==> flow/design.v (excerpt) <==
module miniRV (
    input   wire                clk,
    input   wire                rst,
    input   wire[31:0]      inst_i,
    input   wire[31:0]      mem_rdata_i,
    output  wire[13:0]   inst_addr_o,
    output  wire[15:0]          mem_addr_o,
    output  wire                mem_wen_o,
    output  wire[31:0]      mem_wdata_o,
    output          debug_wb_have_inst,    
    output [31:0]   debug_wb_pc,           
    output          debug_wb_ena,          
    output [4:0]    debug_wb_reg,          
    output [31:0]   debug_wb_value         
);
clock: 5.03 ns
lec_check: 0
abc_area: 1
cap_margin: 20
cell_pad_in_sites_detail_placement: 1
cell_pad_in_sites_global_placement: 1
core_margin: 5
core_utilization: 38
hold_slack_margin: -0.04
max_routing_layer: met4
place_density: 0.45
slew_margin: 10
tns_end_percent: 65
run.sh (not shown) runs the stock make flow with config.mk's settings and CLKGATE_MAP_FILE=.
The baseline completed and failed the layout checks on negative setup slack.
Change:
Settings changed: CELL_PAD_IN_SITES_GLOBAL_PLACEMENT 1 to 3, HOLD_SLACK_MARGIN -0.04 to not set, MAX_ROUTING_LAYER met4 to not set, PLACE_DENSITY 0.45 to not set, SLEW_MARGIN 10 to 20, TNS_END_PERCENT 65 to not set.
What happened: The changed run produced a layout that fails on negative setup slack; wire length hardly moves; synthesized area is unchanged; utilization drops by 0.55 points; sequential power hardly moves.
Change:
Settings changed: ABC_AREA 1 to not set, CELL_PAD_IN_SITES_DETAIL_PLACEMENT 1 to not set, CELL_PAD_IN_SITES_GLOBAL_PLACEMENT 3 to not set, CORE_MARGIN 5 to 2, CORE_UTILIZATION 38 to 57.
Clock period 5.03 ns to 7.28 ns, I/O delays scaled along.
Outcome: The changed run produced a layout that fails on negative setup slack; power went down by 42%; hold slack is better by 4.0 ps; first-iteration DRC count is lower by 15%; final cell count decreases by 43%; fmax shrinks by 21%; setup slack improves by 690 ps; synthesized cell count falls by 43%; synthesized area drops by 3.5%; flip-flop count does not change; design area decreases by 15%.
Change:
Settings changed: CORE_UTILIZATION 57 to 40.
Clock period 7.28 ns to 9.5 ns, I/O delays scaled along.
Outcome: With this change the flow went through all stages and came out clean. Routed wire length came out higher by a few percent. Via count goes down by a few percent. Clock skew drops by 17 ps. Core utilization falls by 21 points. Die size increases by well over a third. Design area shrinks slightly. Setup slack improves by 840 ps. Total power falls by about a fifth. First-iteration DRC count shrinks by roughly a tenth. Clock power goes down by about a fifth. Sequential share of layout area went up by 0.93 points.
Change:
Settings changed: CORE_UTILIZATION 40 to 65, CTS_CLUSTER_SIZE set to 55, TNS_END_PERCENT set to 5.
Clock period 9.5 ns to 6.19 ns, I/O delays scaled along.
The new run did not get past global routing; synthesized area does not change; die size goes down by 38%; synthesized cell count is unchanged.
Change:
Settings changed: CORE_UTILIZATION 65 to 72, CTS_CLUSTER_SIZE 55 to 44, PLACE_DENSITY set to 0.66, TNS_END_PERCENT 5 to not set.
Clock period 6.19 ns to 4.79 ns, I/O delays scaled along.
=> With this change the flow stopped in clock tree synthesis with DPL-0033. Area after synthesis stays the same. Die area went down by 9.6%. Synthesized cell count is unchanged.


## run A
Starting RTL as in the previous note.
Settings: LEC_CHECK=0, CAP_MARGIN=20, CORE_MARGIN=2, CORE_UTILIZATION=70, CTS_CLUSTER_DIAMETER=372, CTS_CLUSTER_SIZE=44, SETUP_SLACK_MARGIN=1.76, SLEW_MARGIN=20; clock period 5.91 ns.
Run A | ERROR | global routing
## Diff of input files: run B against run A
# run A
export LEC_CHECK = 0
export CAP_MARGIN = 20
export CORE_MARGIN = 2
export CORE_UTILIZATION = 70
export CTS_CLUSTER_DIAMETER = 372
export CTS_CLUSTER_SIZE = 44
export SETUP_SLACK_MARGIN = 1.76
export SLEW_MARGIN = 20
create_clock -name core_clock -period 5.91 [get_ports {clk}]
# run B
export LEC_CHECK = 0
export CAP_MARGIN = 20
export CORE_MARGIN = 2
export CORE_UTILIZATION = 40
export SLEW_MARGIN = 20
create_clock -name core_clock -period 12.2 [get_ports {clk}]
Results
- Status | run A and run B | clean except run A
- Looking at run A and run B, the synthesized netlist cell count is a wash.
- | core area | run B vs run A | about 75% higher |
- TritonCTS buffer count (run B vs. run A) increases by more than 100%
- Going from run A to run B, fraction of the core area occupied by cells at floorplan shrinks by 30 points.
- On run B: number of core rows is 39 higher than what run A gave.
- On count of hold buffers inserted by post-cts repair, run A and run B are basically level.
- [compare] base=run A new=run B: die outline height saw an increase, chip footprint increased about 70%, number of cells upsized or downsized after cts shows a reduction of 129, half-perimeter wire length after placement dropped 48000 microns.
Input-level comparison between run C and run B:
# run B
export LEC_CHECK = 0
export CAP_MARGIN = 20
export CORE_MARGIN = 2
export CORE_UTILIZATION = 40
export SLEW_MARGIN = 20
create_clock -name core_clock -period 12.2 [get_ports {clk}]
# run C
export LEC_CHECK = 0
export CAP_MARGIN = 20
export CORE_MARGIN = 2
export CORE_UTILIZATION = 36
export SLEW_MARGIN = 20
create_clock -name core_clock -period 8.95 [get_ports {clk}]
Notes after the runs:
Final core area utilization: higher on run B
Via count of the first global-routing pass: higher on run C
Cmp run C and run B / starting density of the core / lower: run C
Run C vs run B: global-route wire length before repair up slightly
Across run C and run B, none had a timing, DRC or antenna violation.
Summary of run C over run B: length of routed met3 wiring increased by about 1.7% relative to the old numbers; wire length reported by the detailed router increased by 3900 microns relative to the old numbers; shortest period the worst path allows decreased by 1160 ps relative to the old numbers; arithmetic-cell share of the synthesized area counting full adders, half adders and majority gates closely matched the old numbers; final total power increased by 40% relative to the old numbers.
## Diff of input files: run D against run C
# run C
export LEC_CHECK = 0
export CAP_MARGIN = 20
export CORE_MARGIN = 2
export CORE_UTILIZATION = 36
export SLEW_MARGIN = 20
create_clock -name core_clock -period 8.95 [get_ports {clk}]
# run D
export LEC_CHECK = 0
export CAP_MARGIN = 20
export CORE_MARGIN = 2
export CORE_UTILIZATION = 66
export CTS_CLUSTER_SIZE = 15
export SLEW_MARGIN = 20
create_clock -name core_clock -period 7.01 [get_ports {clk}]
Notes after the runs:
Reported for run C and run D, complex-gate fraction of the synthesized area turned out identical to the last digit. Run D | ERROR | global routing. The count of state elements after synthesis was comparable across run C and run D. Taking run C as the reference, in run D post-CTS repair timing setup buffer count went up by 18; die area went down by about 45%; TritonCTS buffer count fell 7.1%; count of instances resized after the clock tree is built rose 71; vertical die dimension shows a reduction of about 26%. [run D vs run C] post-place instance area: higher in run D. Run D -> run C: chip area from the yosys synthesis statistics delta 0, exact match. Diff run D..run C | share of flip-flops with an asynchronous set or reset after synthesis | unchanged. Final weighted congestion in routability-driven placement for run D: 3.6% up relative to run C.
> inputs changed (run D -> run E)
# run D
export LEC_CHECK = 0
export CAP_MARGIN = 20
export CORE_MARGIN = 2
export CORE_UTILIZATION = 66
export CTS_CLUSTER_SIZE = 15
export SLEW_MARGIN = 20
create_clock -name core_clock -period 7.01 [get_ports {clk}]
# run E
export LEC_CHECK = 0
export CAP_MARGIN = 20
export CORE_MARGIN = 2
export CORE_UTILIZATION = 58
export SLEW_MARGIN = 20
create_clock -name core_clock -period 6.19 [get_ports {clk}]
--- outcome ---
The final report for run E shows a completed flow and a layout that fails verification, specifically setup timing.
Delta (run E minus run D): combined area of all synthesized cells now sits at about the same level; distinct cell type count of the synthesized netlist was more or less identical; die footprint up about 14%; worst slack after detailed placement shows a reduction of 370 ps.
Changes observed in run E relative to run D: number of placed cells counting well taps now larger; detailed-placement wirelength estimate now smaller; site row count now larger; initial core utilization now smaller.
Run E gives more post-place instance area than run D did.
The placer's final routability congestion estimate was comparable across run E and run D.
diff inputs: run E => run F
# run E
export LEC_CHECK = 0
export CAP_MARGIN = 20
export CORE_MARGIN = 2
export CORE_UTILIZATION = 58
export SLEW_MARGIN = 20
create_clock -name core_clock -period 6.19 [get_ports {clk}]
# run F
export LEC_CHECK = 0
export CAP_MARGIN = 20
export CORE_MARGIN = 2
export CORE_UTILIZATION = 40
export SLEW_MARGIN = 20
create_clock -name core_clock -period 8.95 [get_ports {clk}]
### Flow results
Ran to the end and failed final checks on setup timing: run E.
Having completed the whole flow, run F delivered a layout that passed the timing, DRC and antenna checks.
Summary: clock period minus final worst setup slack, run F worse than run E
The setup slack of run F was superior to that of run E.
NOTE final instance area run E->run F decreased by a few percent
Re static leakage power: run F is about 11% down on run E.
From run E to run F the numbers moved as follows: final cell count without fillers moved down, utilization moved down.
No activity file was given, so power comes from the tool's default toggle rates.
